==> design.v <==
`timescale 1ns / 1ps
module pid_controller(
    input  logic        clk,
    input  logic        rst_n,
    input  logic [15:0] setpoint,
    input  logic [15:0] feedback,
    input  logic [15:0] Kp,
    input  logic [15:0] Ki,
    input  logic [15:0] Kd,
    input  logic [15:0] clk_prescaler,
    output logic [15:0] control_signal
);
    logic signed [16:0]  error_s;         
    logic signed [16:0]  prev_error_s;
    logic signed [31:0]  integral_s;      
    logic signed [31:0]  derivative_s;
    logic [15:0] clk_divider;
    logic        sampling_flag;
    logic signed [31:0] kp_mul, ki_mul;
    logic signed [31:0] kd_mul;
    logic signed [31:0] control_calc;
    always_ff @(posedge clk or negedge rst_n) begin
        if (!rst_n) begin
            clk_divider    <= 16'h0000;
            sampling_flag  <= 1'b0;
        end else if (clk_divider == clk_prescaler) begin
            clk_divider    <= 16'h0000;
            sampling_flag  <= 1'b1;
        end else begin
            clk_divider    <= clk_divider + 16'd1;
            sampling_flag  <= 1'b0;
        end
    end
    always_comb begin
        error_s = $signed({1'b0, setpoint}) - $signed({1'b0, feedback});
        kp_mul = $signed({1'b0, Kp}) * error_s;
        ki_mul = $signed({1'b0, Ki}) * error_s;
        kd_mul = $signed({1'b0, Kd}) * (error_s - prev_error_s);
        control_calc = kp_mul + integral_s + kd_mul;
    end
    always_ff @(posedge clk or negedge rst_n) begin
        if (!rst_n) begin
            prev_error_s   <= '0;
            integral_s     <= '0;
            derivative_s   <= '0;
            control_signal <= 16'h0000;
        end else if (sampling_flag) begin
            integral_s   <= integral_s + ki_mul;
            derivative_s <= kd_mul;
            control_signal <= control_calc[15:0];
            prev_error_s <= error_s;
        end
    end
endmodule
`timescale 1ns/1ps
module top (
  input  logic        clk,
  input  logic        rst_n,
  input  logic [15:0] setpoint,
  input  logic [15:0] feedback,
  input  logic [15:0] Kp,
  input  logic [15:0] Ki,
  input  logic [15:0] Kd,
  input  logic [15:0] clk_prescaler,
  output logic [15:0] control_signal
);
  pid_controller u_dut (
    .clk(clk),
    .rst_n(rst_n),
    .setpoint(setpoint),
    .feedback(feedback),
    .Kp(Kp),
    .Ki(Ki),
    .Kd(Kd),
    .clk_prescaler(clk_prescaler),
    .control_signal(control_signal)
  );
endmodule
==> run.sh <==
#!/bin/bash
# the make line also repeats each setting of config.mk as NAME=value (left out here)
make -C /OpenROAD-flow-scripts/flow DESIGN_CONFIG=/design/flow/config.mk WORK_HOME=/design/flow/orfs CLKGATE_MAP_FILE= finish
==> config.mk <==
export PLATFORM = sky130hd
export DESIGN_NAME = top
export DESIGN_NICKNAME = top
export VERILOG_FILES = /design/flow/design.v
export SDC_FILE = /design/flow/constraint.sdc
export NUM_CORES = 4
export LEC_CHECK = 0
export ABC_AREA = 1
export CAP_MARGIN = 20
export CORE_MARGIN = 2
export CORE_UTILIZATION = 65
export CTS_CLUSTER_DIAMETER = 375
export CTS_CLUSTER_SIZE = 99
export PLACE_DENSITY = 0.4
export SLEW_MARGIN = 20
export TNS_END_PERCENT = 10
==> constraint.sdc <==
create_clock -name core_clock -period 2.65 [get_ports {clk}]
set_input_delay 0.5300 -clock core_clock [delete_from_list [all_inputs] [get_ports {clk}]]
set_output_delay 0.5300 -clock core_clock [all_outputs]
set_load 0.01 [all_outputs]
==> impl_metrics.env, run 1 <==
# implementation run metrics
export IMPL_mux_share_pct=0
export IMPL_overflow=0
export IMPL_grt_max_degree=32
export IMPL_grt_pass1_vias=17999
export IMPL_xor_area_share_pct=3.951
export IMPL_flop_cell="dfrtp_1"
export IMPL_wirelength_um=57220
export IMPL_syn_inst=2415
export IMPL_most_common_cell="inv_1"
export IMPL_place_hpwl_um=45250
export IMPL_core_um2=27030
export IMPL_port_buffers=113
export IMPL_synth_top_cells_by_count="inv_1, nand2_1, fa_1"
export IMPL_crit_type="in -> reg"
export IMPL_critPathLaunch="feedback[9]"
export IMPL_cts_tree="built"
export IMPL_hold_violations=0
export IMPL_die_w_um=170.2
export IMPL_cp_data_arrival_time_ps=8590
export IMPL_worstPathRequired_ps=2910
export IMPL_num_vias=17519
export IMPL_rr_startpoint="u_dut.prev_error_s[2]"
export IMPL_crit_path_end="u_dut.control_signal[15]"
export IMPL_final_cell_area_um2=23490
export IMPL_route_detailed_drc=0
export IMPL_die_area_um2=28970
export IMPL_rr_worst_depth=35
export IMPL_clk_latency_ps=360
export IMPL_final_util_pct=86.92
export IMPL_numSynthFlops=65
export IMPL_place_ws_ps=-6374
export IMPL_end_kind="flop"
export IMPL_wl_per_cell_um=17.98
export IMPL_floorplan_nets=3001
export IMPL_reg2reg_setup_slack_ps=-4760
export IMPL_start_kind="input pin"
export IMPL_post_route_min_period_ps=8332
export IMPL_synth_adder_area_share_pct=46.25
export IMPL_area_delta_synth_final_pct=30.83
export IMPL_maxSlewViolCount=0
export IMPL_clockBufferDepth=2
export IMPL_netlist_area_um2=17960
export IMPL_slowest_delay_ps=530
export IMPL_fin_ws_ps=-5682
export IMPL_cts_sinks=65
export IMPL_topCombFamilyByArea="adder cells"
export IMPL_worst_pin_slew_ps=691.4
export IMPL_first_pass_iters=6
export IMPL_violatedChecks="setup timing"
export IMPL_async_flop_share_pct=100.0
export IMPL_row_count=60
export IMPL_path_delay_family="adder cells"
export IMPL_hold_worst_slack_ps=204.9
export IMPL_ys_types=47
export IMPL_max_freq_mhz=120.0
export IMPL_yosys_warnings=1
export IMPL_final_nets=3423
export IMPL_num_antenna_cells=0
export IMPL_slew_headroom_pct=53.91
export IMPL_crit_fanout=3
export IMPL_finalClockSkew_ps=20.93
export IMPL_clkTransAtPathRegs_ps=80
export IMPL_place_area_um2=22080
export IMPL_cp_slowest_cell="fa_1"
export IMPL_yosysTopAreaCell="fa_1"
export IMPL_setup_viol=29
export IMPL_yosysCellCount=2415
export IMPL_drt_iter0_drc=1461
export IMPL_area_leaders="fa_1, ha_1, inv_1, nand2_1, dfrtp_1"
export IMPL_r2r_end="u_dut.control_signal[15]"
export IMPL_n_fill_cell=1471
export IMPL_grt_antenna_before_repair=1
export IMPL_ant_nets=0
export IMPL_finalCritPeriodShare_pct=314.4
export IMPL_viasPerCell=5.504
export IMPL_io_pins=114
export IMPL_grt_setup_unrepaired="yes"
export IMPL_outcome="finished with violations"
export IMPL_ys_seq_share_pct=9.059
export IMPL_place_gp_congestion=0.9658
export IMPL_cts_buffers=9
export IMPL_gr_usage_all_layers_pct=39.58
export IMPL_cp_depth=44
export IMPL_fp_dieH_um=170.2
export IMPL_syn_area_per_cell_um2=7.435
export IMPL_drv_cap=0
export IMPL_simple_gate_share_pct=22.52
export IMPL_cts_root_buf="clkbuf_16"
export IMPL_cts_htree_levels=3
export IMPL_cp_num_buf_inv=10
export IMPL_warnings=31
export IMPL_grt_pass1_wl_um=88540
export IMPL_ys_sh_aoi_pct=3.777
export IMPL_ys_area_um2=17960
export IMPL_edf_count=0
export IMPL_fp_util_pct=66.44
export IMPL_hp_class="in -> async"
export IMPL_top_cell_area_share_pct=32.67
## timing repair
action                                  CTS  global route
pin swaps                                55            60
endpoints found under the setup margin   30            30
buffers inserted                         11             9
hold buffers                              0             0
resized                                 111           141
## final cells by class
type | count | area, um2 | share of cell area [%]
clock buffer | 9 | 225.2 | 0.9587
clock inverter | 7 | 85.08 | 0.3622
inverter | 636 | 2410 | 10.26
multi-input combinational | 1667 | 14830 | 63.14
sequential | 65 | 1627 | 6.924
tap | 341 | 426.7 | 1.816
timing repair buffer | 458 | 3886 | 16.54
## metal layers
| metal | routed length (um) | track usage (%) | vias up |
|---|---|---|---|
| met4 | 2991 | 18.21 | 0 |
| li1 | - | - | 7954 |
| met1 | 21570 | 50.48 | 8422 |
| met5 | 0 | 0 | - |
| met2 | 28020 | 67.23 | 911 |
| met3 | 4640 | 5.442 | 232 |
## through the flow
step / instances / setup TNS (ps)
global route: 3183 / -103780
finish: 3183 / -97610
detailed placement: 3147 / -126250
CTS: 3174 / -102800
global placement: 3147 / -122050
floorplan: 2415 / -93280
==> inputs of run 2 (changes only) <==
ABC_AREA = not set   (was 1)
CORE_UTILIZATION = 72   (was 65)
CTS_CLUSTER_DIAMETER = 36   (was 375)
CTS_CLUSTER_SIZE = 88   (was 99)
HOLD_SLACK_MARGIN = -0.07   (was not set)
MAX_ROUTING_LAYER = met4   (was not set)
PLACE_DENSITY = 0.35   (was 0.4)
SETUP_SLACK_MARGIN = 1.36   (was not set)
TNS_END_PERCENT = 5   (was 10)
clock period = 10.2 ns   (was 2.65 ns; I/O delays follow)
==> run 2 against run 1 <==
Net effect:
- via count down 23%
- global-route usage down 0.30 points
- the layout still fails its checks (setup timing)
- worst setup slack better by 4800 ps
==> impl_metrics.env, run 2 <==
# implementation run metrics
export IMPL_outcome="finished with violations"
export IMPL_violatedChecks="setup timing"
export IMPL_warnings=31
export IMPL_route_met2_wl_um=23460
export IMPL_mux_share_pct=1.212
export IMPL_xor_area_share_pct=9.436
export IMPL_ys_sh_aoi_pct=4.441
export IMPL_slew_headroom_pct=39.48
export IMPL_worstPathRequired_ps=10430
export IMPL_clk_latency_ps=350
export IMPL_cts_hold_buffers=0
export IMPL_drt_iter0_drc=986
export IMPL_yosys_warnings=1
export IMPL_drt_met1_wl_um=16470
export IMPL_cp_num_buf_inv=8
export IMPL_floorplan_nets=2442
export IMPL_top_cell_area_share_pct=34.64
export IMPL_netlist_area_um2=16930
export IMPL_r2r_end="u_dut.control_signal[15]"
export IMPL_setup_viol=4
export IMPL_fin_ws_ps=-919.9
export IMPL_clockBufferDepth=2
export IMPL_yosysTopAreaCell="fa_1"
export IMPL_fp_dieH_um=157.4
export IMPL_row_count=56
export IMPL_rr_startpoint="u_dut.prev_error_s[0]"
export IMPL_path_delay_family="adder cells"
export IMPL_ys_types=52
export IMPL_cts_root_buf="clkbuf_16"
export IMPL_core_um2=23260
export IMPL_max_freq_mhz=89.93
export IMPL_clkTransAtPathRegs_ps=60
export IMPL_wl_per_cell_um=19.10
export IMPL_syn_inst=1856
export IMPL_num_vias=13544
export IMPL_async_flop_share_pct=100.0
export IMPL_cts_buffers=9
export IMPL_ant_nets=0
export IMPL_most_common_cell="inv_1"
export IMPL_numSynthFlops=65
export IMPL_syn_area_per_cell_um2=9.123
export IMPL_drv_cap=0
export IMPL_synth_adder_area_share_pct=49.05
export IMPL_final_cell_area_um2=20220
export IMPL_grt_pass1_vias=14780
export IMPL_first_pass_iters=7
export IMPL_finalClockSkew_ps=5.607
export IMPL_fp_util_pct=72.79
export IMPL_viasPerCell=5.676
export IMPL_area_leaders="fa_1, ha_1, dfrtp_1, inv_1, and2_1"
export IMPL_place_gp_congestion=0.9262
export IMPL_cpMostUsedCell="fa_1"
export IMPL_topCombFamilyByArea="adder cells"
export IMPL_crit_path_end="u_dut.control_signal[15]"
export IMPL_ys_area_um2=16930
export IMPL_crit_fanout=3
export IMPL_cp_data_arrival_time_ps=11350
export IMPL_slowest_delay_ps=510
export IMPL_grt_pass1_wl_um=72010
export IMPL_worst_hold_startpoint="u_dut.clk_divider[0]"
export IMPL_die_area_um2=24760
export IMPL_maxSlewViolCount=0
export IMPL_place_area_um2=19350
export IMPL_critPathLaunch="setpoint[0]"
export IMPL_tns_ps=-1339
export IMPL_flop_cell="dfrtp_1"
export IMPL_grt_max_degree=79
export IMPL_overflow=0
export IMPL_holdPathStages=1
export IMPL_io_pins=114
export IMPL_place_hpwl_um=34350
export IMPL_ys_seq_share_pct=9.606
export IMPL_hp_class="reg -> reg"
export IMPL_route_met3_wl_um=3063
export IMPL_dr_max_layer_used="met4"
export IMPL_crit_type="in -> reg"
export IMPL_cp_slowest_cell="fa_1"
export IMPL_cts_tree="built"
export IMPL_grt_setup_unrepaired="yes"
export IMPL_die_w_um=157.4
export IMPL_post_route_min_period_ps=11120
export IMPL_hold_violations=0
export IMPL_worstHoldEndpoint="u_dut.clk_divider[0]"
export IMPL_final_nets=2647
export IMPL_yosysCellCount=1856
export IMPL_wirelength_um=45570
export IMPL_cp_depth=41
export IMPL_route_detailed_drc=0
export IMPL_edf_count=0
export IMPL_grt_antenna_before_repair=1
export IMPL_worst_pin_slew_ps=907.8
export IMPL_end_kind="flop"
export IMPL_area_delta_synth_final_pct=19.40
export IMPL_start_kind="input pin"
export IMPL_cts_htree_levels=3
export IMPL_gr_usage_all_layers_pct=39.28
export IMPL_simple_gate_share_pct=15.72
export IMPL_rr_worst_depth=34
export IMPL_cts_sinks=65
export IMPL_reg2reg_setup_slack_ps=1600
export IMPL_port_buffers=113
export IMPL_finalCritPeriodShare_pct=109.0
export IMPL_synth_top_cells_by_count="inv_1, fa_1, nand2_1"
==> run 2: layout make-up <==
type | count | area (um2)
timing repair buffer | 257 | 2245
tap | 319 | 399.1
clock buffer | 10 | 239.0
sequential | 65 | 1628
fill | 1262 | 3044
antenna | 1 | 2.502
inverter | 411 | 1555
multi-input combinational | 1317 | 14060
clock inverter | 6 | 90.09
==> run 2: per-stage QoR <==
| step | hold WS (ps) | setup slack [ps] | cells | utilization, % |
|---|---|---|---|---|
| floorplan | 474.0 | -795.6 | 1856 | - |
| global placement | 489.4 | -1542 | 2347 | 83.18 |
| detailed placement | 494.1 | -1727 | 2347 | 83.18 |
| CTS | 504.8 | -896.4 | 2379 | 86.33 |
| global route | 518.4 | -1286 | 2386 | 86.91 |
| finish | 504.8 | -919.9 | 2386 | 86.91 |
==> run 2: repair_timing <==
| action | in CTS | in global routing |
|---|---|---|
| buffers inserted | 16 | 5 |
| resized | 83 | 18 |
| pin swaps | 71 | 36 |
| setup endpoints to repair | 10 | 9 |
==> run 2: per-layer routing <==
layer / track usage (%) / vias to the layer above
met5: - / -
met4: 19.91 / 0
met3: 5.644 / 190
met2: 67.89 / 647
met1: 44.70 / 6758
li1: - / 5949
==> inputs of run 3 (changes only) <==
CORE_ASPECT_RATIO = 0.91   (was not set)
CTS_CLUSTER_DIAMETER = 131   (was 36)
CTS_CLUSTER_SIZE = 14   (was 88)
HOLD_SLACK_MARGIN = not set   (was -0.07)
MAX_ROUTING_LAYER = not set   (was met4)
PLACE_DENSITY = not set   (was 0.35)
PLACE_DENSITY_LB_ADDON = 0.25   (was not set)
SETUP_SLACK_MARGIN = 2.3   (was 1.36)
TNS_END_PERCENT = not set   (was 5)
clock period = 12.6 ns   (was 10.2 ns; I/O delays follow)
==> run 3 against run 2 <==
Net effect:
- the run now finishes clean
- critical path depth unchanged
- final area down 3.1%
- area after synthesis did not move
- register-to-register slack improved by 2100 ps
- clock skew up 6.9 ps
- utilization decreased by 2.0 points
- via count fell by 0.70%
- die size about the same
==> impl_metrics.env, run 3 <==
# implementation run metrics
export IMPL_outcome="complete, no violations"
export IMPL_ys_area_um2=16930
export IMPL_cts_buffers=9
export IMPL_synth_adder_area_share_pct=49.05
export IMPL_grt_setup_unrepaired="yes"
export IMPL_most_common_cell="inv_1"
export IMPL_setup_viol=0
export IMPL_wirelength_um=45720
export IMPL_mux_share_pct=1.212
export IMPL_area_leaders="fa_1, ha_1, dfrtp_1, inv_1, and2_1"
export IMPL_first_pass_iters=6
export IMPL_ys_types=52
export IMPL_ys_seq_share_pct=9.606
export IMPL_rr_worst_depth=33
export IMPL_rr_startpoint="u_dut.prev_error_s[0]"
export IMPL_clk_latency_ps=360
export IMPL_hold_violations=0
export IMPL_flop_cell="dfrtp_1"
export IMPL_async_flop_share_pct=100.0
export IMPL_final_nets=2561
export IMPL_cp_data_arrival_time_ps=12130
export IMPL_ys_sh_aoi_pct=4.441
export IMPL_synth_top_cells_by_count="inv_1, fa_1, nand2_1"
export IMPL_syn_inst=1856
export IMPL_cp_slowest_cell="fa_1"
export IMPL_io_pins=114
export IMPL_critPathLaunch="setpoint[0]"
export IMPL_cp_num_buf_inv=7
export IMPL_post_route_min_period_ps=11890
export IMPL_drv_cap=0
export IMPL_end_kind="flop"
export IMPL_maxSlewViolCount=0
export IMPL_grt_max_degree=78
export IMPL_cts_tree="built"
export IMPL_cpMostUsedCell="fa_1"
export IMPL_crit_path_end="u_dut.control_signal[15]"
export IMPL_final_util_pct=84.93
export IMPL_overflow=0
export IMPL_dp_cells=2232
export IMPL_slowest_delay_ps=510
export IMPL_numSynthFlops=65
export IMPL_worstPathRequired_ps=12840
export IMPL_floorplan_nets=2442
export IMPL_simple_gate_share_pct=15.72
export IMPL_worstHoldEndpoint="u_dut.control_signal[12]"
export IMPL_fin_ws_ps=711.4
export IMPL_cts_htree_levels=3
export IMPL_finalClockSkew_ps=12.48
export IMPL_area_delta_synth_final_pct=15.75
export IMPL_place_gp_congestion=0.9187
export IMPL_syn_area_per_cell_um2=9.123
export IMPL_fp_util_pct=73.37
export IMPL_route_detailed_drc=0
export IMPL_place_ws_ps=-141.7
export IMPL_drt_iter0_drc=973
export IMPL_cts_sinks=65
export IMPL_start_kind="input pin"
export IMPL_port_buffers=113
export IMPL_fp_dieH_um=150.3
export IMPL_clkTransAtPathRegs_ps=60
export IMPL_num_vias=13449
export IMPL_ant_nets=0
export IMPL_die_w_um=164.8
export IMPL_yosysCellCount=1856
export IMPL_grt_pass1_wl_um=71840
export IMPL_edf_count=0
export IMPL_warnings=29
export IMPL_die_area_um2=24760
export IMPL_holdPathStages=1
export IMPL_topCombFamilyByArea="adder cells"
export IMPL_netlist_area_um2=16930
export IMPL_place_hpwl_um=32800
export IMPL_crit_fanout=4
export IMPL_cp_depth=41
export IMPL_max_freq_mhz=84.11
export IMPL_reg2reg_setup_slack_ps=3650
export IMPL_top_cell_area_share_pct=34.64
export IMPL_worst_hold_startpoint="u_dut.control_signal[12]"
export IMPL_row_count=53
export IMPL_wl_per_cell_um=20.02
export IMPL_gr_usage_all_layers_pct=38.06
export IMPL_instances_no_fill=2284
export IMPL_viasPerCell=5.888
export IMPL_path_delay_family="adder cells"
export IMPL_r2r_end="u_dut.control_signal[15]"
export IMPL_crit_type="in -> reg"
export IMPL_xor_area_share_pct=9.436
export IMPL_finalCritPeriodShare_pct=94.35
export IMPL_grt_antenna_before_repair=1
export IMPL_yosysTopAreaCell="fa_1"
export IMPL_hp_class="reg -> reg"
export IMPL_grt_pass1_vias=14741
export IMPL_cts_hold_buffers=0
export IMPL_yosys_warnings=1
export IMPL_hold_worst_slack_ps=506.4
export IMPL_core_um2=23080
export IMPL_slew_headroom_pct=40.07
export IMPL_worst_pin_slew_ps=899.0
export IMPL_cts_root_buf="clkbuf_16"
export IMPL_clockBufferDepth=2
[run 3: metal layers]
| metal | up-vias | GRT usage [%] | share of wire [%] |
|---|---|---|---|
| li1 | 5781 | - | - |
| met3 | 251 | 7.190 | 8.3 |
| met4 | 2 | 23.30 | 7.0 |
| met2 | 761 | 64.06 | 49 |
| met1 | 6654 | 45.53 | 35 |
| met5 | - | 0 | 0.026 |
[run 3: cell type report]
| cell class | instances | area [um2] |
|---|---|---|
| diodes | 2 | 5.005 |
| fillers | 1200 | 3477 |
| clock inverters | 6 | 90.09 |
| multi-input cells | 1317 | 14150 |
| inverters | 411 | 1555 |
| repair buffers | 171 | 1559 |
| flip-flops and latches | 65 | 1628 |
| well taps | 302 | 377.9 |
| clock buffers | 10 | 239.0 |
[run 3: per-stage QoR]
stage	area, um2	TNS [ps]
after floorplan	17130	0
after global placement	18570	0
after detailed placement	18580	-141.7
after CTS	19360	0
after global routing	19600	0
final	19600	0
[run 3: what timing repair did]
action / in CTS / in global routing
buffers inserted: 28 / 6
setup endpoints to repair: 6 / 5
pin swaps: 57 / 32
resized: 76 / 30
==> inputs of run 4 (changes only) <==
CELL_PAD_IN_SITES_DETAIL_PLACEMENT = 0   (was not set)
CELL_PAD_IN_SITES_GLOBAL_PLACEMENT = 2   (was not set)
CORE_ASPECT_RATIO = not set   (was 0.91)
CORE_MARGIN = 8   (was 2)
CORE_UTILIZATION = 26   (was 72)
CTS_CLUSTER_DIAMETER = 230   (was 131)
CTS_CLUSTER_SIZE = 52   (was 14)
GPL_ROUTABILITY_DRIVEN = 1   (was not set)
HOLD_SLACK_MARGIN = 0.11   (was not set)
MIN_ROUTING_LAYER = met2   (was not set)
PLACE_DENSITY_LB_ADDON = not set   (was 0.25)
SETUP_SLACK_MARGIN = 3.22   (was 2.3)
SLEW_MARGIN = 5   (was 20)
clock period = 16.2 ns   (was 12.6 ns; I/O delays follow)
==> run 4 against run 3 <==
Net effect:
- the layout now fails its checks (DRC)
- routed wire length increased by 18%
- sequential share of layout area fell by 0.25 points
- hold slack lost 1.6 ps
- via count up 25%
- first-iteration DRC count increased by 39%
- flip-flop count stayed put
- area after synthesis did not move
- critical endpoint unchanged
==> impl_metrics.env, run 4 <==
# implementation run metrics
export IMPL_outcome="finished with violations"
export IMPL_violatedChecks="DRC"
export IMPL_slowest_delay_ps=540
export IMPL_grt_max_degree=72
export IMPL_slew_headroom_pct=28.72
export IMPL_die_w_um=271.2
export IMPL_place_ws_ps=2204
export IMPL_xor_area_share_pct=9.436
export IMPL_route_detailed_drc=4
export IMPL_dp_cells=2795
export IMPL_area_delta_synth_final_pct=19.29
export IMPL_holdPathStages=1
export IMPL_setup_viol=0
export IMPL_gr_usage_all_layers_pct=22.13
export IMPL_rr_worst_depth=34
export IMPL_flop_cell="dfrtp_1"
export IMPL_worst_hold_startpoint="u_dut.control_signal[4]"
export IMPL_grt_antenna_before_repair=0
export IMPL_cp_data_arrival_time_ps=12830
export IMPL_fp_dieH_um=271.2
export IMPL_port_buffers=113
export IMPL_clk_latency_ps=370
export IMPL_ys_seq_share_pct=9.606
export IMPL_top_cell_area_share_pct=34.64
export IMPL_worstPathRequired_ps=16440
export IMPL_ant_nets=0
export IMPL_end_kind="flop"
export IMPL_cp_num_buf_inv=12
export IMPL_r2r_end="u_dut.control_signal[15]"
export IMPL_most_common_cell="inv_1"
export IMPL_edf_count=0
export IMPL_clockBufferDepth=2
export IMPL_row_count=93
export IMPL_cts_root_buf="clkbuf_16"
export IMPL_finalClockSkew_ps=22.00
export IMPL_worst_pin_slew_ps=1062
export IMPL_worstHoldEndpoint="u_dut.control_signal[4]"
export IMPL_area_leaders="fa_1, ha_1, dfrtp_1, inv_1, and2_1"
export IMPL_cts_htree_levels=3
export IMPL_ys_sh_aoi_pct=4.441
export IMPL_hold_worst_slack_ps=504.8
export IMPL_ys_area_um2=16930
export IMPL_wirelength_um=54160
export IMPL_cts_buffers=9
export IMPL_fin_ws_ps=3614
export IMPL_start_kind="input pin"
export IMPL_yosysCellCount=1856
export IMPL_fp_util_pct=26.27
export IMPL_hp_class="reg -> reg"
export IMPL_die_area_um2=73550
export IMPL_netlist_area_um2=16930
export IMPL_place_hpwl_um=40490
export IMPL_core_um2=64460
export IMPL_numSynthFlops=65
export IMPL_crit_type="in -> reg"
export IMPL_cts_sinks=65
export IMPL_yosys_warnings=1
export IMPL_mux_share_pct=1.212
export IMPL_crit_path_end="u_dut.control_signal[15]"
export IMPL_critPathLaunch="feedback[3]"
export IMPL_hold_violations=0
export IMPL_cp_depth=43
export IMPL_max_freq_mhz=79.45
export IMPL_reg2reg_setup_slack_ps=7430
export IMPL_topCombFamilyByArea="adder cells"
export IMPL_finalCritPeriodShare_pct=77.69
export IMPL_instances_no_fill=2844
export IMPL_n_fill_cell=6829
export IMPL_warnings=26
export IMPL_cts_tree="built"
export IMPL_rr_startpoint="u_dut.prev_error_s[0]"
export IMPL_synth_top_cells_by_count="inv_1, fa_1, nand2_1"
export IMPL_grt_pass1_wl_um=82690
export IMPL_syn_area_per_cell_um2=9.123
export IMPL_post_route_min_period_ps=12590
export IMPL_async_flop_share_pct=100.0
export IMPL_crit_fanout=10
export IMPL_drt_iter0_drc=1349
export IMPL_tns_ps=0
export IMPL_place_gp_congestion=0.8062
export IMPL_cts_hold_buffers=0
export IMPL_clkTransAtPathRegs_ps=70
export IMPL_grt_pass1_vias=20526
export IMPL_cp_slowest_cell="fa_2"
export IMPL_syn_inst=1856
export IMPL_drv_cap=0
export IMPL_overflow=0
export IMPL_simple_gate_share_pct=15.72
export IMPL_ys_types=52
export IMPL_final_nets=2563
export IMPL_yosysTopAreaCell="fa_1"
export IMPL_viasPerCell=5.900
export IMPL_path_delay_family="adder cells"
export IMPL_maxSlewViolCount=0
export IMPL_num_vias=16781
export IMPL_first_pass_iters=52
export IMPL_floorplan_nets=2442
export IMPL_synth_adder_area_share_pct=49.05
export IMPL_io_pins=114
export IMPL_grt_setup_unrepaired="no"
export IMPL_wl_per_cell_um=19.05
[run 4: what timing repair did]
item                       CTS  global route
pin swaps                   23            49
buffers inserted            12            11
cloned                       1             2
setup endpoints to repair    1             1
resized                     26            54
[run 4: area by class of cell]
cell class                      instances  area (um2)  share of cell area (%)
Tap cell                              855        1070                   5.296
Inverter                              411        1543                   7.638
Antenna cell                            7       17.52                 0.08672
Timing Repair Buffer                  173        1727                   8.549
Sequential cell                        65        1628                   8.059
Multi-Input combinational cell       1317       13870                   68.67
Clock buffer                           10       229.0                   1.134
Clock inverter                          6       115.1                  0.5699
[run 4: routing by layer]
metal / share of wire (%) / global-route usage (%) / wire, um
met5: 0.67 / 5.786 / 363
met4: 3.8 / 1.668 / 2040
met1: 0 / - / 0
met2: 52 / 25.57 / 28340
met3: 43 / 32.57 / 23420
[run 4: per-stage QoR]
step           cell area (um2)  utilization [%]
2_1_floorplan            16990                -
3_3_place_gp             19250            29.87
3_5_place_dp             19250            29.87
4_1_cts                  19850            30.78
5_1_grt                  20180            31.31
6_report                 20200            31.33
==> inputs of run 5 (changes only) <==
ABC_AREA = 1   (was not set)
CELL_PAD_IN_SITES_DETAIL_PLACEMENT = not set   (was 0)
CELL_PAD_IN_SITES_GLOBAL_PLACEMENT = not set   (was 2)
CORE_MARGIN = 2   (was 8)
CORE_UTILIZATION = 40   (was 26)
CTS_CLUSTER_DIAMETER = 329   (was 230)
CTS_CLUSTER_SIZE = 100   (was 52)
GPL_ROUTABILITY_DRIVEN = not set   (was 1)
HOLD_SLACK_MARGIN = not set   (was 0.11)
MIN_ROUTING_LAYER = not set   (was met2)
PLACE_DENSITY = 0.71   (was not set)
SETUP_SLACK_MARGIN = not set   (was 3.22)
SLEW_MARGIN = 20   (was 5)
TNS_END_PERCENT = 10   (was not set)
clock period = 12.5 ns   (was 16.2 ns; I/O delays follow)
==> run 5 against run 4 <==
Net effect:
- now clean on timing, DRC and antenna
- final area is 0.63% lower
- first-iteration DRC count is 24% lower
- critical path depth is 2 higher
- via count is 7.6% lower
- routed wire length is 4.4% lower
- worst setup slack worse by 2600 ps
- clock skew is 5.5 ps lower
- global-route usage is 0.82 points higher
- highest routed layer is now met4
==> impl_metrics.env, run 5 <==
# implementation run metrics
export IMPL_ys_area_um2=17960
export IMPL_final_cell_area_um2=20070
export IMPL_viasPerCell=4.996
export IMPL_die_w_um=215.9
export IMPL_dp_cells=3088
export IMPL_place_hpwl_um=43460
export IMPL_synth_adder_area_share_pct=46.25
export IMPL_warnings=26
export IMPL_worst_hold_startpoint="u_dut.control_signal[4]"
export IMPL_crit_fanout=15
export IMPL_cts_buffers=9
export IMPL_num_vias=15504
export IMPL_rr_worst_depth=31
export IMPL_path_delay_family="adder cells"
export IMPL_row_count=77
export IMPL_overflow=0
export IMPL_clkTransAtPathRegs_ps=70
export IMPL_grt_pass1_vias=16183
export IMPL_slowest_delay_ps=550
export IMPL_instances_no_fill=3103
export IMPL_cts_resized=0
export IMPL_cp_depth=45
export IMPL_post_cts_buffers=0
export IMPL_simple_gate_share_pct=22.52
export IMPL_top_cell_area_share_pct=32.67
export IMPL_slew_headroom_pct=37.41
export IMPL_hp_class="reg -> reg"
export IMPL_wirelength_um=51760
export IMPL_clockBufferDepth=2
export IMPL_io_pins=114
export IMPL_fp_dieH_um=215.9
export IMPL_floorplan_nets=3001
export IMPL_cp_data_arrival_time_ps=11770
export IMPL_grt_antenna_before_repair=0
export IMPL_finalClockSkew_ps=16.53
export IMPL_syn_inst=2415
export IMPL_grt_setup_unrepaired="no"
export IMPL_logic_area_um2=13740
export IMPL_ys_types=47
export IMPL_cpMostUsedCell="nand2_1"
export IMPL_final_nets=3093
export IMPL_num_antenna_cells=0
export IMPL_ant_nets=0
export IMPL_netlist_area_um2=17960
export IMPL_place_ws_ps=669.9
export IMPL_fp_util_pct=40.60
export IMPL_xor_area_share_pct=3.951
export IMPL_cp_num_buf_inv=10
export IMPL_grt_pass1_wl_um=84190
export IMPL_post_route_min_period_ps=11520
export IMPL_r2r_end="u_dut.control_signal[15]"
export IMPL_ys_seq_share_pct=9.059
export IMPL_worst_pin_slew_ps=938.9
export IMPL_clk_latency_ps=370
export IMPL_ys_sh_aoi_pct=3.777
export IMPL_most_common_cell="inv_1"
export IMPL_synth_top_cells_by_count="inv_1, nand2_1, fa_1"
export IMPL_yosysCellCount=2415
export IMPL_start_kind="input pin"
export IMPL_topCombFamilyByArea="adder cells"
export IMPL_setup_viol=0
export IMPL_drv_cap=0
export IMPL_yosysTopAreaCell="fa_1"
export IMPL_area_leaders="fa_1, ha_1, inv_1, nand2_1, dfrtp_1"
export IMPL_end_kind="flop"
export IMPL_worstHoldEndpoint="u_dut.control_signal[4]"
export IMPL_gr_usage_all_layers_pct=22.94
export IMPL_place_area_um2=19730
export IMPL_place_gp_congestion=0.9229
export IMPL_cts_htree_levels=3
export IMPL_wl_per_cell_um=16.68
export IMPL_max_freq_mhz=86.82
export IMPL_reg2reg_setup_slack_ps=4600
export IMPL_numSynthFlops=65
export IMPL_cts_hold_buffers=0
export IMPL_route_detailed_drc=0
export IMPL_fin_ws_ps=981.7
export IMPL_async_flop_share_pct=100.0
export IMPL_mux_share_pct=0
export IMPL_port_buffers=113
export IMPL_hold_violations=0
export IMPL_edf_count=0
export IMPL_worstPathRequired_ps=12750
export IMPL_cp_slowest_cell="fa_1"
export IMPL_first_pass_iters=5
export IMPL_core_um2=44220
export IMPL_area_delta_synth_final_pct=11.78
export IMPL_maxSlewViolCount=0
export IMPL_die_area_um2=46600
export IMPL_tns_ps=0
export IMPL_cts_root_buf="clkbuf_16"
export IMPL_crit_type="in -> reg"
export IMPL_cts_tree="built"
export IMPL_cts_sinks=65
export IMPL_rr_startpoint="u_dut.prev_error_s[0]"
export IMPL_drt_iter0_drc=1025
export IMPL_ff_latch_area_um2=1627
export IMPL_holdPathStages=2
export IMPL_outcome="complete, no violations"
export IMPL_finalCritPeriodShare_pct=92.15
export IMPL_flop_cell="dfrtp_1"
export IMPL_critPathLaunch="feedback[0]"
export IMPL_n_fill_cell=4314
export IMPL_syn_area_per_cell_um2=7.435
export IMPL_crit_path_end="u_dut.control_signal[15]"
export IMPL_yosys_warnings=1
export IMPL_grt_max_degree=66
[run 5: stage by stage]
step	hold WS, ps	utilization [%]
global route	496.0	45.39
detailed placement	465.8	44.62
floorplan	453.0	-
CTS	481.7	45.39
finish	476.0	45.39
global placement	457.7	44.62
[run 5: final cells by class]
class | instances | area share [%]
Sequential cell | 65 | 8.104
Inverter | 636 | 11.89
Clock inverter | 6 | 0.5797
Clock buffer | 9 | 1.122
Tap cell | 592 | 3.690
Multi-Input combinational cell | 1667 | 68.44
Timing Repair Buffer | 128 | 6.171
[run 5: layer usage]
layer | share of wire, % | GRT usage (%) | wire (um)
met1 | 42 | 31.04 | 21970
met2 | 46 | 36.99 | 23760
met3 | 7.4 | 2.946 | 3832
met4 | 4.2 | 9.862 | 2193
met5 | 0 | 0 | 0
==> inputs of run 6 (changes only) <==
CAP_MARGIN = 30   (was 20)
CORE_MARGIN = 4   (was 2)
CORE_UTILIZATION = 49   (was 40)
CTS_CLUSTER_DIAMETER = 171   (was 329)
CTS_CLUSTER_SIZE = not set   (was 100)
SETUP_SLACK_MARGIN = 2.1   (was not set)
SLEW_MARGIN = 40   (was 20)
TNS_END_PERCENT = not set   (was 10)
clock period = 10.2 ns   (was 12.5 ns; I/O delays follow)
==> run 6 against run 5 <==
Net effect:
- still clean
- routed wire length is 2.5% higher
- non-clock buffer count grew 184
- clock skew decreased by 3.8 ps
- die size shrank 15%
- first-iteration DRC count down 0.20%
- area after synthesis unchanged
- largest cell class unchanged
==> impl_metrics.env, run 6 <==
# implementation run metrics
export IMPL_hold_worst_slack_ps=485.4
export IMPL_outcome="complete, no violations"
export IMPL_clockBufferDepth=2
export IMPL_overflow=0
export IMPL_grt_setup_unrepaired="yes"
export IMPL_num_vias=16133
export IMPL_num_antenna_cells=0
export IMPL_area_delta_synth_final_pct=25.89
export IMPL_grt_antenna_before_repair=0
export IMPL_mux_share_pct=0
export IMPL_yosysCellCount=2415
export IMPL_die_w_um=199.4
export IMPL_worst_pin_slew_ps=699.0
export IMPL_cpMostUsedCell="nand2_1"
export IMPL_cts_hold_buffers=0
export IMPL_most_common_cell="inv_1"
export IMPL_r2r_end="u_dut.control_signal[15]"
export IMPL_crit_path_end="u_dut.control_signal[15]"
export IMPL_post_route_min_period_ps=9838
export IMPL_drt_iter0_drc=1023
export IMPL_topCombFamilyByArea="adder cells"
export IMPL_port_buffers=113
export IMPL_cp_num_buf_inv=13
export IMPL_synth_top_cells_by_count="inv_1, nand2_1, fa_1"
export IMPL_viasPerCell=5.110
export IMPL_cts_root_buf="clkbuf_16"
export IMPL_cp_depth=43
export IMPL_flop_cell="dfrtp_1"
export IMPL_worstHoldEndpoint="u_dut.integral_s[5]"
export IMPL_final_cell_area_um2=22610
export IMPL_critPathLaunch="feedback[9]"
export IMPL_worst_hold_startpoint="u_dut.integral_s[5]"
export IMPL_path_delay_family="adder cells"
export IMPL_async_flop_share_pct=100.0
export IMPL_rr_startpoint="u_dut.prev_error_s[0]"
export IMPL_ys_types=47
export IMPL_crit_fanout=4
export IMPL_ys_sh_aoi_pct=3.777
export IMPL_ys_area_um2=17960
export IMPL_setup_viol=0
export IMPL_final_nets=3277
export IMPL_clk_latency_ps=360
export IMPL_fp_util_pct=50.12
export IMPL_grt_pass1_wl_um=83660
export IMPL_finalClockSkew_ps=12.71
export IMPL_top_cell_area_share_pct=32.67
export IMPL_maxSlewViolCount=0
export IMPL_wirelength_um=53030
export IMPL_end_kind="flop"
export IMPL_cts_htree_levels=3
export IMPL_io_pins=114
export IMPL_cts_tree="built"
export IMPL_reg2reg_setup_slack_ps=2630
export IMPL_worstPathRequired_ps=10460
export IMPL_row_count=69
export IMPL_rr_worst_depth=33
export IMPL_fp_dieH_um=199.4
export IMPL_yosys_warnings=1
export IMPL_core_um2=35830
export IMPL_simple_gate_share_pct=22.52
export IMPL_n_fill_cell=3062
export IMPL_cp_slowest_cell="fa_1"
export IMPL_cts_buffers=9
export IMPL_cp_data_arrival_time_ps=10100
export IMPL_slew_headroom_pct=53.40
export IMPL_area_leaders="fa_1, ha_1, inv_1, nand2_1, dfrtp_1"
export IMPL_cts_sinks=65
export IMPL_holdPathStages=2
export IMPL_slowest_delay_ps=550
export IMPL_numSynthFlops=65
export IMPL_grt_max_degree=66
export IMPL_first_pass_iters=5
export IMPL_hold_violations=0
export IMPL_syn_inst=2415
export IMPL_crit_type="in -> reg"
export IMPL_wl_per_cell_um=16.80
export IMPL_xor_area_share_pct=3.951
export IMPL_floorplan_nets=3001
export IMPL_tns_ps=0
export IMPL_route_detailed_drc=0
export IMPL_grt_pass1_vias=16351
export IMPL_drv_cap=0
export IMPL_edf_count=0
export IMPL_syn_area_per_cell_um2=7.435
export IMPL_die_area_um2=39770
export IMPL_start_kind="input pin"
export IMPL_place_hpwl_um=43540
export IMPL_place_gp_congestion=0.9240
export IMPL_ant_nets=0
export IMPL_netlist_area_um2=17960
export IMPL_place_area_um2=20820
export IMPL_yosysTopAreaCell="fa_1"
export IMPL_clkTransAtPathRegs_ps=70
export IMPL_ys_seq_share_pct=9.059
export IMPL_synth_adder_area_share_pct=46.25
export IMPL_finalCritPeriodShare_pct=96.46
export IMPL_max_freq_mhz=101.6
export IMPL_warnings=29
export IMPL_gr_usage_all_layers_pct=26.73
export IMPL_hp_class="reg -> reg"
[run 6: timing repair]
action	in CTS	in global routing
resized	146	115
gates cloned	0	1
buffers inserted	35	30
pin swaps	82	91
endpoints found under the setup margin	14	12
[run 6: per-stage QoR]
stage / utilization [%] / std cells / setup WS, ps
after global routing: 63.09 / 3157 / 29.37
after CTS: 61.29 / 3126 / 250.5
after global placement: 58.10 / 3075 / -219.6
after detailed placement: 58.11 / 3075 / -434.9
final: 63.09 / 3157 / 361.5
after floorplan: - / 2415 / 644.0
[run 6: final cells by class]
class	instances	area, um2	share of cell area, %
Tap cell	461	576.8	2.552
Timing Repair Buffer	312	2788	12.33
Multi-Input combinational cell	1667	14870	65.77
Inverter	636	2419	10.70
Sequential cell	65	1628	7.201
Clock buffer	9	225.2	0.9963
Clock inverter	7	101.3	0.4483
[run 6: routing by layer]
| layer | part of all wire (%) | vias up | routed length (um) | GRT usage [%] |
|---|---|---|---|---|
| li1 | - | 7657 | - | - |
| met1 | 41 | 7768 | 21960 | 36.53 |
| met2 | 47 | 589 | 24990 | 43.85 |
| met3 | 8.0 | 119 | 4225 | 4.637 |
| met4 | 3.5 | 0 | 1852 | 8.176 |
| met5 | 0 | - | 0 | 0 |
==> inputs of run 7 (changes only) <==
ABC_AREA = not set   (was 1)
CAP_MARGIN = 0   (was 30)
CORE_MARGIN = 2   (was 4)
CORE_UTILIZATION = 72   (was 49)
CTS_CLUSTER_DIAMETER = 28   (was 171)
CTS_CLUSTER_SIZE = 81   (was not set)
HOLD_SLACK_MARGIN = -0.09   (was not set)
PLACE_DENSITY = not set   (was 0.71)
PLACE_DENSITY_LB_ADDON = 0.11   (was not set)
SETUP_SLACK_MARGIN = 1.93   (was 2.1)
SLEW_MARGIN = 5   (was 40)
TNS_END_PERCENT = 5   (was not set)
clock period = 6.75 ns   (was 10.2 ns; I/O delays follow)
==> run 7 against run 6 <==
Net effect:
- now fails the layout checks on setup timing
- utilization grew 26 points
- final area down 8.2%
- clock skew grew 1.2 ps
- worst setup slack got worse by 4300 ps
- highest routed layer unchanged
- routed wire length down 6.5%
- die size shrank 38%
==> impl_metrics.env, run 7 <==
# implementation run metrics
export IMPL_worst_pin_slew_ps=893.1
export IMPL_maxSlewViolCount=0
export IMPL_io_pins=114
export IMPL_fp_util_pct=72.79
export IMPL_worst_hold_startpoint="u_dut.control_signal[1]"
export IMPL_fin_ws_ps=-3964
export IMPL_gr_usage_all_layers_pct=43.06
export IMPL_clkTransAtPathRegs_ps=70
export IMPL_num_antenna_cells=0
export IMPL_rr_startpoint="u_dut.prev_error_s[0]"
export IMPL_yosys_warnings=1
export IMPL_finalCritPeriodShare_pct=158.7
export IMPL_n_fill_cell=1128
export IMPL_hold_worst_slack_ps=509.1
export IMPL_flop_cell="dfrtp_1"
export IMPL_start_kind="input pin"
export IMPL_grt_pass1_wl_um=80340
export IMPL_wirelength_um=49580
export IMPL_slew_headroom_pct=40.46
export IMPL_outcome="finished with violations"
export IMPL_port_buffers=113
export IMPL_worstHoldEndpoint="u_dut.control_signal[1]"
export IMPL_critPathLaunch="feedback[1]"
export IMPL_cp_num_buf_inv=6
export IMPL_post_route_min_period_ps=10710
export IMPL_worstPathRequired_ps=7010
export IMPL_syn_inst=1856
export IMPL_edf_count=0
export IMPL_yosysTopAreaCell="fa_1"
export IMPL_holdPathStages=1
export IMPL_r2r_end="u_dut.control_signal[15]"
export IMPL_cts_root_buf="clkbuf_16"
export IMPL_grt_setup_unrepaired="yes"
export IMPL_grt_pass1_vias=15974
export IMPL_die_w_um=157.4
export IMPL_clk_latency_ps=370
export IMPL_final_cell_area_um2=20760
export IMPL_tns_ps=-33580
export IMPL_simple_gate_share_pct=15.72
export IMPL_die_area_um2=24760
export IMPL_xor_area_share_pct=9.436
export IMPL_synth_adder_area_share_pct=49.05
export IMPL_end_kind="flop"
export IMPL_cts_sinks=65
export IMPL_cp_slowest_cell="fa_2"
export IMPL_place_area_um2=20160
export IMPL_wl_per_cell_um=20.07
export IMPL_place_gp_congestion=0.9394
export IMPL_num_vias=14171
export IMPL_syn_area_per_cell_um2=9.123
export IMPL_row_count=56
export IMPL_numSynthFlops=65
export IMPL_overflow=0
export IMPL_drv_cap=0
export IMPL_hp_class="reg -> reg"
export IMPL_yosysCellCount=1856
export IMPL_cts_tree="built"
export IMPL_ys_types=52
export IMPL_route_detailed_drc=0
export IMPL_crit_type="in -> reg"
export IMPL_crit_fanout=4
export IMPL_hold_violations=0
export IMPL_path_delay_family="adder cells"
export IMPL_core_um2=23260
export IMPL_final_nets=2732
export IMPL_cpMostUsedCell="fa_1"
export IMPL_ant_nets=0
export IMPL_crit_path_end="u_dut.control_signal[15]"
export IMPL_max_freq_mhz=93.33
export IMPL_cts_hold_buffers=0
export IMPL_viasPerCell=5.737
export IMPL_violatedChecks="setup timing"
export IMPL_synth_top_cells_by_count="inv_1, fa_1, nand2_1"
export IMPL_cts_htree_levels=3
export IMPL_drt_iter0_drc=1036
export IMPL_grt_max_degree=66
export IMPL_mux_share_pct=1.212
export IMPL_grt_antenna_before_repair=0
export IMPL_cts_buffers=9
export IMPL_ys_sh_aoi_pct=4.441
export IMPL_final_util_pct=89.23
export IMPL_reg2reg_setup_slack_ps=-2070
export IMPL_clockBufferDepth=2
export IMPL_floorplan_nets=2442
export IMPL_async_flop_share_pct=100.0
export IMPL_rr_worst_depth=34
export IMPL_setup_viol=20
export IMPL_cp_data_arrival_time_ps=10970
export IMPL_finalClockSkew_ps=13.92
export IMPL_ys_area_um2=16930
export IMPL_area_leaders="fa_1, ha_1, dfrtp_1, inv_1, and2_1"
export IMPL_most_common_cell="inv_1"
export IMPL_top_cell_area_share_pct=34.64
export IMPL_slowest_delay_ps=550
export IMPL_first_pass_iters=5
export IMPL_area_delta_synth_final_pct=22.58
export IMPL_cp_depth=40
export IMPL_fp_dieH_um=157.4
export IMPL_place_hpwl_um=37740
export IMPL_warnings=29
export IMPL_topCombFamilyByArea="adder cells"
export IMPL_netlist_area_um2=16930
export IMPL_ys_seq_share_pct=9.606
==> run 7: area by class of cell <==
cell class	instances	area (um2)	area share, %
well taps	319	399.1	1.923
clock buffers	9	225.2	1.085
repair buffers	342	2968	14.30
inverters	411	1555	7.493
flip-flops and latches	65	1628	7.843
multi-input cells	1317	13910	67.02
clock inverters	7	70.07	0.3376
==> run 7: timing repair <==
action | CTS | global route
gates resized | 41 | 17
endpoints found under the setup margin | 27 | 26
pin swaps | 16 | 20
setup buffers | 3 | 2
==> run 7: per-stage QoR <==
step / setup slack, ps / std cells
after detailed placement: -4730 / 2449
after floorplan: -3556 / 1856
after global placement: -4286 / 2449
after global routing: -4362 / 2470
after CTS: -3958 / 2468
final: -3964 / 2470
==> run 7: routing by layer <==
layer  track usage (%)  vias up  share of wire, %
li1                  -     6112                 -
met1             48.85     6929                34
met2             71.70      831                49
met3             10.93      299               9.6
met4             29.48        0               8.1
met5                 0        -                 0
==> inputs of run 8 (changes only) <==
CAP_MARGIN = 20   (was 0)
CORE_UTILIZATION = 68   (was 72)
CTS_CLUSTER_DIAMETER = not set   (was 28)
CTS_CLUSTER_SIZE = not set   (was 81)
HOLD_SLACK_MARGIN = not set   (was -0.09)
PLACE_DENSITY_LB_ADDON = not set   (was 0.11)
SETUP_SLACK_MARGIN = not set   (was 1.93)
SLEW_MARGIN = 20   (was 5)
TNS_END_PERCENT = not set   (was 5)
clock period = 5.26 ns   (was 6.75 ns; I/O delays follow)
==> run 8 against run 7 <==
Net effect:
- still fails the layout checks on setup timing
- routed wire length is 30% higher
- utilization is 3.1 points higher
- final cell count is 3.2% higher
- register-to-register slack worse by 1600 ps
- global-route usage is 0.36 points higher
==> impl_metrics.env, run 8 <==
# implementation run metrics
export IMPL_max_freq_mhz=95.50
export IMPL_cts_htree_levels=3
export IMPL_holdPathStages=1
export IMPL_numSynthFlops=65
export IMPL_final_cell_area_um2=22520
export IMPL_cts_buffers=9
export IMPL_grt_antenna_before_repair=3
export IMPL_simple_gate_share_pct=15.72
export IMPL_ys_area_um2=16930
export IMPL_viasPerCell=6.173
export IMPL_final_nets=2805
export IMPL_grt_setup_unrepaired="yes"
export IMPL_ff_latch_area_um2=1628
export IMPL_port_buffers=113
export IMPL_flop_cell="dfrtp_1"
export IMPL_grt_pass1_wl_um=86250
export IMPL_yosys_warnings=1
export IMPL_rr_worst_depth=34
export IMPL_netlist_area_um2=16930
export IMPL_yosysCellCount=1856
export IMPL_floorplan_nets=2442
export IMPL_n_fill_cell=875
export IMPL_clk_latency_ps=370
export IMPL_die_area_um2=26180
export IMPL_drv_cap=0
export IMPL_wl_per_cell_um=25.27
export IMPL_core_um2=24390
export IMPL_place_ws_ps=-5706
export IMPL_cts_root_buf="clkbuf_16"
export IMPL_fp_dieH_um=161.8
export IMPL_violatedChecks="setup timing"
export IMPL_worstHoldEndpoint="u_dut.control_signal[3]"
export IMPL_route_detailed_drc=0
export IMPL_post_route_min_period_ps=10470
export IMPL_grt_max_degree=44
export IMPL_hold_violations=0
export IMPL_warnings=32
export IMPL_synth_adder_area_share_pct=49.05
export IMPL_xor_area_share_pct=9.436
export IMPL_async_flop_share_pct=100.0
export IMPL_slowest_delay_ps=530
export IMPL_logic_area_um2=15020
export IMPL_start_kind="input pin"
export IMPL_fp_util_pct=69.42
export IMPL_ys_sh_aoi_pct=4.441
export IMPL_worst_hold_startpoint="u_dut.control_signal[3]"
export IMPL_place_gp_congestion=0.9158
export IMPL_overflow=0
export IMPL_synth_top_cells_by_count="inv_1, fa_1, nand2_1"
export IMPL_top_usage_layer="met2"
export IMPL_instances_no_fill=2548
export IMPL_io_pins=114
export IMPL_most_common_cell="inv_1"
export IMPL_edf_count=0
export IMPL_gr_usage_all_layers_pct=43.42
export IMPL_grt_pass1_vias=16741
export IMPL_syn_inst=1856
export IMPL_die_w_um=161.8
export IMPL_row_count=57
export IMPL_hp_class="reg -> reg"
export IMPL_setup_viol=26
export IMPL_rr_startpoint="u_dut.prev_error_s[0]"
export IMPL_first_pass_iters=7
export IMPL_reg2reg_setup_slack_ps=-3630
export IMPL_end_kind="flop"
export IMPL_worstPathRequired_ps=5500
export IMPL_area_delta_synth_final_pct=32.99
export IMPL_cts_tree="built"
export IMPL_ys_seq_share_pct=9.606
export IMPL_wirelength_um=64390
export IMPL_drt_iter0_drc=1794
export IMPL_place_hpwl_um=36710
export IMPL_fin_ws_ps=-5211
export IMPL_yosysTopAreaCell="fa_1"
export IMPL_finalCritPeriodShare_pct=199.1
export IMPL_maxSlewViolCount=0
export IMPL_slew_headroom_pct=35.20
export IMPL_crit_fanout=2
export IMPL_crit_type="in -> reg"
export IMPL_cp_num_buf_inv=8
export IMPL_path_delay_family="adder cells"
export IMPL_mux_share_pct=1.212
export IMPL_outcome="finished with violations"
export IMPL_use_met1_pct=48.42
export IMPL_worst_pin_slew_ps=972.0
export IMPL_cp_data_arrival_time_ps=10710
export IMPL_dp_cells=2458
export IMPL_cts_sinks=65
export IMPL_clkTransAtPathRegs_ps=70
export IMPL_num_vias=15729
export IMPL_crit_path_end="u_dut.control_signal[15]"
export IMPL_cp_slowest_cell="fa_1"
export IMPL_cp_depth=41
export IMPL_ys_types=52
export IMPL_r2r_end="u_dut.control_signal[15]"
export IMPL_clockBufferDepth=2
export IMPL_area_leaders="fa_1, ha_1, dfrtp_1, inv_1, and2_1"
export IMPL_top_cell_area_share_pct=34.64
export IMPL_met3_usage_pct=10.78
export IMPL_topCombFamilyByArea="adder cells"
export IMPL_hold_worst_slack_ps=513.6
export IMPL_place_area_um2=20320
export IMPL_globalRouteMet2Util_pct=74.45
export IMPL_critPathLaunch="feedback[0]"
export IMPL_finalClockSkew_ps=14.79
export IMPL_num_antenna_cells=0
export IMPL_ant_nets=0
export IMPL_syn_area_per_cell_um2=9.123
## run 8: stage by stage
| stage | TNS (ps) | utilization, % |
|---|---|---|
| after floorplan | -44060 | - |
| after global placement | -68710 | 83.29 |
| after detailed placement | -71540 | 83.29 |
| after CTS | -51860 | 90.22 |
| after global routing | -65720 | 92.33 |
| final | -63070 | 92.33 |
## run 8: cell type report
class / instances / share of cell area, %
clock inverter: 7 / 0.2056
multi-input combinational: 1317 / 66.71
tap: 324 / 1.800
clock buffer: 9 / 1.000
sequential: 65 / 7.229
timing repair buffer: 415 / 16.12
inverter: 411 / 6.929
## run 8: what timing repair did
| item | in CTS | in global routing |
|---|---|---|
| cloned | 1 | 0 |
| hold buffers | 0 | 0 |
| pin swaps | 127 | 108 |
| buffers inserted | 59 | 17 |
| endpoints found under the setup margin | 26 | 26 |
| gates resized | 213 | 93 |
## run 8: metal layers
metal | up-vias | part of all wire [%]
met5 | - | 0.14
met4 | 8 | 10
met3 | 515 | 12
met2 | 1338 | 46
met1 | 7601 | 31
li1 | 6267 | -
==> inputs of run 9 (changes only) <==
CELL_PAD_IN_SITES_DETAIL_PLACEMENT = 0   (was not set)
CELL_PAD_IN_SITES_GLOBAL_PLACEMENT = 0   (was not set)
CORE_UTILIZATION = 72   (was 68)
CTS_CLUSTER_DIAMETER = 29   (was not set)
CTS_CLUSTER_SIZE = 37   (was not set)
GPL_ROUTABILITY_DRIVEN = 1   (was not set)
MIN_ROUTING_LAYER = met1   (was not set)
PLACE_DENSITY_LB_ADDON = 0.28   (was not set)
SLEW_MARGIN = 10   (was 20)
clock period = 10.0 ns   (was 5.26 ns; I/O delays follow)
==> run 9 against run 8 <==
Net effect:
- via count fell by 8.8%
- worst setup slack improved by 4000 ps
- routed wire length fell by 18%
- non-clock buffer count fell by 144
- critical path depth fell by 2
- still fails the layout checks on setup timing
- die size fell by 5.4%
- area after synthesis did not move
==> impl_metrics.env, run 9 <==
# implementation run metrics
export IMPL_wl_per_cell_um=21.92
export IMPL_numSynthFlops=65
export IMPL_ys_types=52
export IMPL_outcome="finished with violations"
export IMPL_floorplan_nets=2442
export IMPL_finalClockSkew_ps=12.26
export IMPL_crit_type="in -> reg"
export IMPL_topCombFamilyByArea="adder cells"
export IMPL_max_freq_mhz=89.28
export IMPL_io_pins=114
export IMPL_rr_startpoint="u_dut.prev_error_s[0]"
export IMPL_dp_cells=2356
export IMPL_violatedChecks="setup timing"
export IMPL_cts_root_buf="clkbuf_16"
export IMPL_yosysTopAreaCell="fa_1"
export IMPL_cp_depth=39
export IMPL_overflow=0
export IMPL_yosysCellCount=1856
export IMPL_warnings=29
export IMPL_yosys_warnings=1
export IMPL_ys_seq_share_pct=9.606
export IMPL_route_detailed_drc=0
export IMPL_area_leaders="fa_1, ha_1, dfrtp_1, inv_1, and2_1"
export IMPL_n_fill_cell=1078
export IMPL_reg2reg_setup_slack_ps=1220
export IMPL_gr_usage_all_layers_pct=42.47
export IMPL_fp_dieH_um=157.4
export IMPL_end_kind="flop"
export IMPL_crit_path_end="u_dut.control_signal[15]"
export IMPL_post_route_min_period_ps=11200
export IMPL_fin_ws_ps=-1201
export IMPL_ant_nets=0
export IMPL_grt_pass1_wl_um=79170
export IMPL_edf_count=0
export IMPL_finalCritPeriodShare_pct=112.0
export IMPL_wirelength_um=52590
export IMPL_instances_no_fill=2399
export IMPL_clockBufferDepth=2
export IMPL_holdPathStages=1
export IMPL_xor_area_share_pct=9.436
export IMPL_drt_iter0_drc=1276
export IMPL_worst_pin_slew_ps=909.6
export IMPL_ys_area_um2=16930
export IMPL_synth_top_cells_by_count="inv_1, fa_1, nand2_1"
export IMPL_tns_ps=-2353
export IMPL_setup_viol=6
export IMPL_num_vias=14350
export IMPL_worstHoldEndpoint="u_dut.control_signal[6]"
export IMPL_syn_inst=1856
export IMPL_first_pass_iters=6
export IMPL_cts_sinks=65
export IMPL_simple_gate_share_pct=15.72
export IMPL_cp_data_arrival_time_ps=11450
export IMPL_slowest_delay_ps=520
export IMPL_clkTransAtPathRegs_ps=70
export IMPL_path_delay_family="adder cells"
export IMPL_mux_share_pct=1.212
export IMPL_die_w_um=157.4
export IMPL_place_gp_congestion=0.9764
export IMPL_worst_hold_startpoint="u_dut.control_signal[6]"
export IMPL_syn_area_per_cell_um2=9.123
export IMPL_cts_buffers=9
export IMPL_grt_setup_unrepaired="yes"
export IMPL_viasPerCell=5.982
export IMPL_rr_worst_depth=33
export IMPL_critPathLaunch="setpoint[6]"
export IMPL_ys_sh_aoi_pct=4.441
export IMPL_core_um2=23260
export IMPL_die_area_um2=24760
export IMPL_r2r_end="u_dut.control_signal[15]"
export IMPL_num_antenna_cells=0
export IMPL_cp_slowest_cell="nor4_4"
export IMPL_grt_pass1_vias=15925
export IMPL_drv_cap=0
export IMPL_fp_util_pct=72.79
export IMPL_slew_headroom_pct=39.36
export IMPL_place_ws_ps=-1881
export IMPL_port_buffers=113
export IMPL_most_common_cell="inv_1"
export IMPL_grt_max_degree=79
export IMPL_synth_adder_area_share_pct=49.05
export IMPL_place_hpwl_um=36400
export IMPL_cts_htree_levels=3
export IMPL_flop_cell="dfrtp_1"
export IMPL_grt_antenna_before_repair=1
export IMPL_netlist_area_um2=16930
export IMPL_cts_tree="built"
export IMPL_final_nets=2661
export IMPL_row_count=56
export IMPL_cp_num_buf_inv=7
export IMPL_clk_latency_ps=360
export IMPL_top_cell_area_share_pct=34.64
export IMPL_hp_class="reg -> reg"
export IMPL_worstPathRequired_ps=10250
export IMPL_start_kind="input pin"
export IMPL_crit_fanout=3
export IMPL_async_flop_share_pct=100.0
export IMPL_hold_violations=0
export IMPL_maxSlewViolCount=0
export IMPL_area_delta_synth_final_pct=21.60
==> run 9: routing by layer <==
metal  track usage (%)  wire (um)
met5                 0         13
met4             32.25       5199
met3             8.425       5122
met2             71.84      25320
met1             47.37      16930
==> run 9: cell type report <==
cell class | count | area [um2] | area share (%)
clock buffers | 10 | 229.0 | 1.112
clock inverters | 6 | 115.1 | 0.5591
inverters | 411 | 1560 | 7.578
multi-input cells | 1317 | 14320 | 69.54
flip-flops and latches | 65 | 1628 | 7.906
well taps | 319 | 399.1 | 1.939
repair buffers | 271 | 2341 | 11.37
==> run 9: metrics by stage <==
stage	instance area, um2	util, %	hold slack [ps]
6_report	20590	88.51	511.0
5_1_grt	20590	88.51	524.4
4_1_cts	20310	87.31	509.8
3_5_place_dp	19390	83.34	496.3
3_3_place_gp	19390	83.34	488.9
2_1_floorplan	17120	-	474.0
==> run 9: repair_timing <==
| item | 4_1_cts | 5_1_grt |
|---|---|---|
| setup endpoints to repair | 6 | 6 |
| gates resized | 127 | 54 |
| hold buffers | 0 | 0 |
| buffers inserted | 20 | 11 |
| pin swaps | 97 | 77 |
